==> inputs of run D <==
==> flow/design.v <==
module tb_dp #(
    parameter BHT_ENTERIES    = 128,
    parameter BTB_ENTERIES    = 32,
    parameter INSTR_SIZE_BYTE = 4
) 
(
    clk,
    rst_n,
    in_fetch_pc,
    in_fetch_nop,
    in_exe_pc,
    in_exe_nop,
    in_exe_branch_taken,
    in_exe_branch_offset,
    out_pc_offset,
    out_fetch_branch_taken
);
input clk;
input rst_n;
input in_fetch_nop;
input [INSTR_SIZE_BYTE*8-1 :0] in_fetch_pc;
input in_exe_nop;
input [INSTR_SIZE_BYTE*8-1 :0] in_exe_pc;
input in_exe_branch_taken;
input [INSTR_SIZE_BYTE*8-1 :0] in_exe_branch_offset;
output [INSTR_SIZE_BYTE*8-1 :0] out_pc_offset;
output out_fetch_branch_taken;
reg [1:0] bht_entry [0:BHT_ENTERIES-1];
reg [INSTR_SIZE_BYTE*8-1 :0] btb_entry [0:BTB_ENTERIES-1];
reg [24:0] btb_tag [0:BTB_ENTERIES-1];
assign out_pc_offset = btb_entry[in_fetch_pc[6:2]];
assign out_fetch_branch_taken = bht_entry[in_fetch_pc[8:2]][1]&&(btb_tag[in_fetch_pc[6:2]]==in_fetch_pc[31:7]);
always@(posedge clk or negedge rst_n) begin
    if(rst_n) begin
        if(!in_exe_nop) begin
            if(in_exe_branch_taken) begin
                bht_entry[in_exe_pc[8:2]]  <= (bht_entry[in_exe_pc[8:2]]==2'b11) ? bht_entry[in_exe_pc[8:2]] : bht_entry[in_exe_pc[8:2]] + 1'b1   ;
                btb_entry[in_exe_pc[6:2]]  <=  in_exe_branch_offset;
                btb_tag[in_exe_pc[6:2]]    <=  in_exe_pc[31:7];
            end
            else if(!in_exe_branch_taken) begin
                bht_entry[in_exe_pc[8:2]]  <= (bht_entry[in_exe_pc[8:2]]==2'b00) ? bht_entry[in_exe_pc[8:2]] : bht_entry[in_exe_pc[8:2]] - 1'b1   ;
            end
        end
    end
    else if(!rst_n) begin
        bht_entry[0]  <=   0 ;bht_entry[1]  <=   0 ;bht_entry[2]  <=   0 ;bht_entry[3]  <=   0 ;bht_entry[4]  <=   0 ;bht_entry[5]  <=   0 ;bht_entry[6]  <=   0 ;bht_entry[7]  <=   0 ;bht_entry[8]  <=   0 ;bht_entry[9]  <=   0 ;
        bht_entry[10]  <=   0 ;bht_entry[11]  <=   0 ;bht_entry[12]  <=   0 ;bht_entry[13]  <=   0 ;bht_entry[14]  <=   0 ;bht_entry[15]  <=   0 ;bht_entry[16]  <=   0 ;bht_entry[17]  <=   0 ;bht_entry[18]  <=   0 ;bht_entry[19]  <=   0 ;
        bht_entry[20]  <=   0 ;bht_entry[21]  <=   0 ;bht_entry[22]  <=   0 ;bht_entry[23]  <=   0 ;bht_entry[24]  <=   0 ;bht_entry[25]  <=   0 ;bht_entry[26]  <=   0 ;bht_entry[27]  <=   0 ;bht_entry[28]  <=   0 ;bht_entry[29]  <=   0 ;
        bht_entry[30]  <=   0 ;bht_entry[31]  <=   0 ;bht_entry[32]  <=   0 ;bht_entry[33]  <=   0 ;bht_entry[34]  <=   0 ;bht_entry[35]  <=   0 ;bht_entry[36]  <=   0 ;bht_entry[37]  <=   0 ;bht_entry[38]  <=   0 ;bht_entry[39]  <=   0 ;
        bht_entry[40]  <=   0 ;bht_entry[41]  <=   0 ;bht_entry[42]  <=   0 ;bht_entry[43]  <=   0 ;bht_entry[44]  <=   0 ;bht_entry[45]  <=   0 ;bht_entry[46]  <=   0 ;bht_entry[47]  <=   0 ;bht_entry[48]  <=   0 ;bht_entry[49]  <=   0 ;
        bht_entry[50]  <=   0 ;bht_entry[51]  <=   0 ;bht_entry[52]  <=   0 ;bht_entry[53]  <=   0 ;bht_entry[54]  <=   0 ;bht_entry[55]  <=   0 ;bht_entry[56]  <=   0 ;bht_entry[57]  <=   0 ;bht_entry[58]  <=   0 ;bht_entry[59]  <=   0 ;
        bht_entry[60]  <=   0 ;bht_entry[61]  <=   0 ;bht_entry[62]  <=   0 ;bht_entry[63]  <=   0 ;bht_entry[64]  <=   0 ;bht_entry[65]  <=   0 ;bht_entry[66]  <=   0 ;bht_entry[67]  <=   0 ;bht_entry[68]  <=   0 ;bht_entry[69]  <=   0 ;
        bht_entry[70]  <=   0 ;bht_entry[71]  <=   0 ;bht_entry[72]  <=   0 ;bht_entry[73]  <=   0 ;bht_entry[74]  <=   0 ;bht_entry[75]  <=   0 ;bht_entry[76]  <=   0 ;bht_entry[77]  <=   0 ;bht_entry[78]  <=   0 ;bht_entry[79]  <=   0 ;
        bht_entry[80]  <=   0 ;bht_entry[81]  <=   0 ;bht_entry[82]  <=   0 ;bht_entry[83]  <=   0 ;bht_entry[84]  <=   0 ;bht_entry[85]  <=   0 ;bht_entry[86]  <=   0 ;bht_entry[87]  <=   0 ;bht_entry[88]  <=   0 ;bht_entry[89]  <=   0 ;
        bht_entry[90]  <=   0 ;bht_entry[91]  <=   0 ;bht_entry[92]  <=   0 ;bht_entry[93]  <=   0 ;bht_entry[94]  <=   0 ;bht_entry[95]  <=   0 ;bht_entry[96]  <=   0 ;bht_entry[97]  <=   0 ;bht_entry[98]  <=   0 ;bht_entry[99]  <=   0 ;
        bht_entry[100]  <=   0 ;bht_entry[101]  <=   0 ;bht_entry[102]  <=   0 ;bht_entry[103]  <=   0 ;bht_entry[104]  <=   0 ;bht_entry[105]  <=   0 ;bht_entry[106]  <=   0 ;bht_entry[107]  <=   0 ;bht_entry[108]  <=   0 ;bht_entry[109]  <=   0 ;
        bht_entry[110]  <=   0 ;bht_entry[111]  <=   0 ;bht_entry[112]  <=   0 ;bht_entry[113]  <=   0 ;bht_entry[114]  <=   0 ;bht_entry[115]  <=   0 ;bht_entry[116]  <=   0 ;bht_entry[117]  <=   0 ;bht_entry[118]  <=   0 ;bht_entry[119]  <=   0 ;
        bht_entry[120]  <=   0 ;bht_entry[121]  <=   0 ;bht_entry[122]  <=   0 ;bht_entry[123]  <=   0 ;bht_entry[124]  <=   0 ;bht_entry[125]  <=   0 ;bht_entry[126]  <=   0 ;bht_entry[127]  <=   0 ;
        btb_entry[0]  <=   0;
        btb_tag[0]    <=   0;
        btb_entry[1]  <=   0;
        btb_tag[1]    <=   0;
        btb_entry[2]  <=   0;
        btb_tag[2]    <=   0;
        btb_entry[3]  <=   0;
        btb_tag[3]    <=   0;
        btb_entry[4]  <=   0;
        btb_tag[4]    <=   0;
        btb_entry[5]  <=   0;
        btb_tag[5]    <=   0;
        btb_entry[6]  <=   0;
        btb_tag[6]    <=   0;
        btb_entry[7]  <=   0;
        btb_tag[7]    <=   0;
        btb_entry[8]  <=   0;
        btb_tag[8]    <=   0;
        btb_entry[9]  <=   0;
        btb_tag[9]    <=   0;
        btb_entry[10]  <=   0;
        btb_tag[10]    <=   0;
        btb_entry[11]  <=   0;
        btb_tag[11]    <=   0;
        btb_entry[12]  <=   0;
        btb_tag[12]    <=   0;
        btb_entry[13]  <=   0;
        btb_tag[13]    <=   0;
        btb_entry[14]  <=   0;
        btb_tag[14]    <=   0;
        btb_entry[15]  <=   0;
        btb_tag[15]    <=   0;
        btb_entry[16]  <=   0;
        btb_tag[16]    <=   0;
        btb_entry[17]  <=   0;
        btb_tag[17]    <=   0;
        btb_entry[18]  <=   0;
        btb_tag[18]    <=   0;
        btb_entry[19]  <=   0;
        btb_tag[19]    <=   0;
        btb_entry[20]  <=   0;
        btb_tag[20]    <=   0;
        btb_entry[21]  <=   0;
        btb_tag[21]    <=   0;
        btb_entry[22]  <=   0;
        btb_tag[22]    <=   0;
        btb_entry[23]  <=   0;
        btb_tag[23]    <=   0;
        btb_entry[24]  <=   0;
        btb_tag[24]    <=   0;
        btb_entry[25]  <=   0;
        btb_tag[25]    <=   0;
        btb_entry[26]  <=   0;
        btb_tag[26]    <=   0;
        btb_entry[27]  <=   0;
        btb_tag[27]    <=   0;
        btb_entry[28]  <=   0;
        btb_tag[28]    <=   0;
        btb_entry[29]  <=   0;
        btb_tag[29]    <=   0;
        btb_entry[30]  <=   0;
        btb_tag[30]    <=   0;
        btb_entry[31]  <=   0;
        btb_tag[31]    <=   0;
    end
end
endmodule
==> flow/run.sh <==
#!/bin/bash
# the make line also repeats each setting of config.mk as NAME=value (left out here)
make -C /OpenROAD-flow-scripts/flow DESIGN_CONFIG=/design/flow/config.mk WORK_HOME=/design/flow/orfs CLKGATE_MAP_FILE= finish
==> flow/config.mk <==
export PLATFORM = sky130hd
export DESIGN_NAME = tb_dp
export DESIGN_NICKNAME = tb_dp
export VERILOG_FILES = /design/flow/design.v
export SDC_FILE = /design/flow/constraint.sdc
export NUM_CORES = 4
export LEC_CHECK = 0
export CAP_MARGIN = 20
export CORE_MARGIN = 2
export CORE_UTILIZATION = 60
export SETUP_SLACK_MARGIN = 0.5
export SLEW_MARGIN = 20
==> flow/constraint.sdc <==
create_clock -name core_clock -period 6.75 [get_ports {clk}]
set_input_delay 1.3500 -clock core_clock [delete_from_list [all_inputs] [get_ports {clk}]]
set_output_delay 1.3500 -clock core_clock [all_outputs]
set_load 0.01 [all_outputs]
==> run G (differences from run D) <==
Settings changed: CAP_MARGIN 20 to 5, CORE_UTILIZATION 60 to 72, CTS_CLUSTER_SIZE set to 14, SETUP_SLACK_MARGIN 0.5 to -0.17.
==> flow/constraint.sdc (replaced) <==
create_clock -name core_clock -period 5.4 [get_ports {clk}]
set_input_delay 1.0800 -clock core_clock [delete_from_list [all_inputs] [get_ports {clk}]]
set_output_delay 1.0800 -clock core_clock [all_outputs]
set_load 0.01 [all_outputs]
==> run P (differences from run D) <==
Settings changed: ABC_AREA set to 1, CELL_PAD_IN_SITES_GLOBAL_PLACEMENT set to 2, CORE_UTILIZATION 60 to 40, GPL_ROUTABILITY_DRIVEN set to 0, GPL_TIMING_DRIVEN set to 0, PLACE_DENSITY_LB_ADDON set to 0.19, SETUP_SLACK_MARGIN 0.5 to not set.
==> flow/constraint.sdc (replaced) <==
create_clock -name core_clock -period 17.2 [get_ports {clk}]
set_input_delay 3.4400 -clock core_clock [delete_from_list [all_inputs] [get_ports {clk}]]
set_output_delay 3.4400 -clock core_clock [all_outputs]
set_load 0.01 [all_outputs]
==> run E (differences from run D) <==
Settings changed: CAP_MARGIN 20 to 40, CORE_UTILIZATION 60 to 72, CTS_CLUSTER_DIAMETER set to 66, CTS_CLUSTER_SIZE set to 14, SETUP_SLACK_MARGIN 0.5 to 0.57.
==> flow/constraint.sdc (replaced) <==
create_clock -name core_clock -period 5.4 [get_ports {clk}]
set_input_delay 1.0800 -clock core_clock [delete_from_list [all_inputs] [get_ports {clk}]]
set_output_delay 1.0800 -clock core_clock [all_outputs]
set_load 0.01 [all_outputs]
==> comparison table <==
Register-to-Register Path Depth: run P 15; run E 9; run D 10; run G 9
Inserted Diodes: run P 158; run E 21; run D 11; run G 8
Die height: run P 489.6 um; run E 363.6 um; run D 398.0 um; run G 363.6 um
Global-route wire length before repair: run P 769900 um; run E 535200 um; run D 512000 um; run G 518900 um
Xor/xnor share: run P 0%; run E 0.08465%; run D 0.08465%; run G 0.08465%
Iteration count of the initial detailed-routing pass: run P 10; run E 13; run D 7; run G 9
Share of total power consumed by net switching: run P 28.13%; run E 27.29%; run D 25.61%; run G 26.04%
Detailed-route wire length on metal 1: run P 209100 um; run E 121500 um; run D 137900 um; run G 118300 um
Share of cell area taken by multi-input logic gates: run P 33.78%; run E 36.33%; run D 36.48%; run G 36.37%
Global Route met1 Usage: run P 58.83%; run E 70.01%; run D 61.28%; run G 67.97%
Multi-input gates: run P 8548; run E 4773; run D 4773; run G 4773
Outcome: run P no timing/DRC/antenna violations; run E failed layout checks; run D no timing/DRC/antenna violations; run G failed layout checks
Layout check failures: run P -; run E negative setup slack; run D -; run G negative setup slack
Non-clock buffers, area share: run P 6.591%; run E 9.324%; run D 5.991%; run G 7.267%
Critical register-to-register path endpoint: run P bht_entry[74][0]; run E bht_entry[127][0]; run D bht_entry[95][0]; run G bht_entry[31][0]
Metal3 WL: run P 92510 um; run E 63720 um; run D 38390 um; run G 55390 um
Most repeated cell in the gate-level netlist after synthesis: run P sky130_fd_sc_hd__nand2_1; run E sky130_fd_sc_hd__dfrtp_1; run D sky130_fd_sc_hd__dfrtp_1; run G sky130_fd_sc_hd__dfrtp_1
Cell count listed in synth_stat.txt: run P 11923; run E 7590; run D 7590; run G 7590
Total routed wirelength: run P 577900 um; run E 379600 um; run D 360300 um; run G 358800 um
Area fraction in full adders, half adders and majority gates: run P 0%; run E 0.01075%; run D 0.01075%; run G 0.01075%
TritonCTS buffer count: run P 229; run E 171; run D 213; run G 202
Timing endpoint of the critical path: run P out_pc_offset[23]; run E out_fetch_branch_taken; run D out_fetch_branch_taken; run G out_fetch_branch_taken
Power figures rest on the tool's default switching activity, not on a simulated workload.
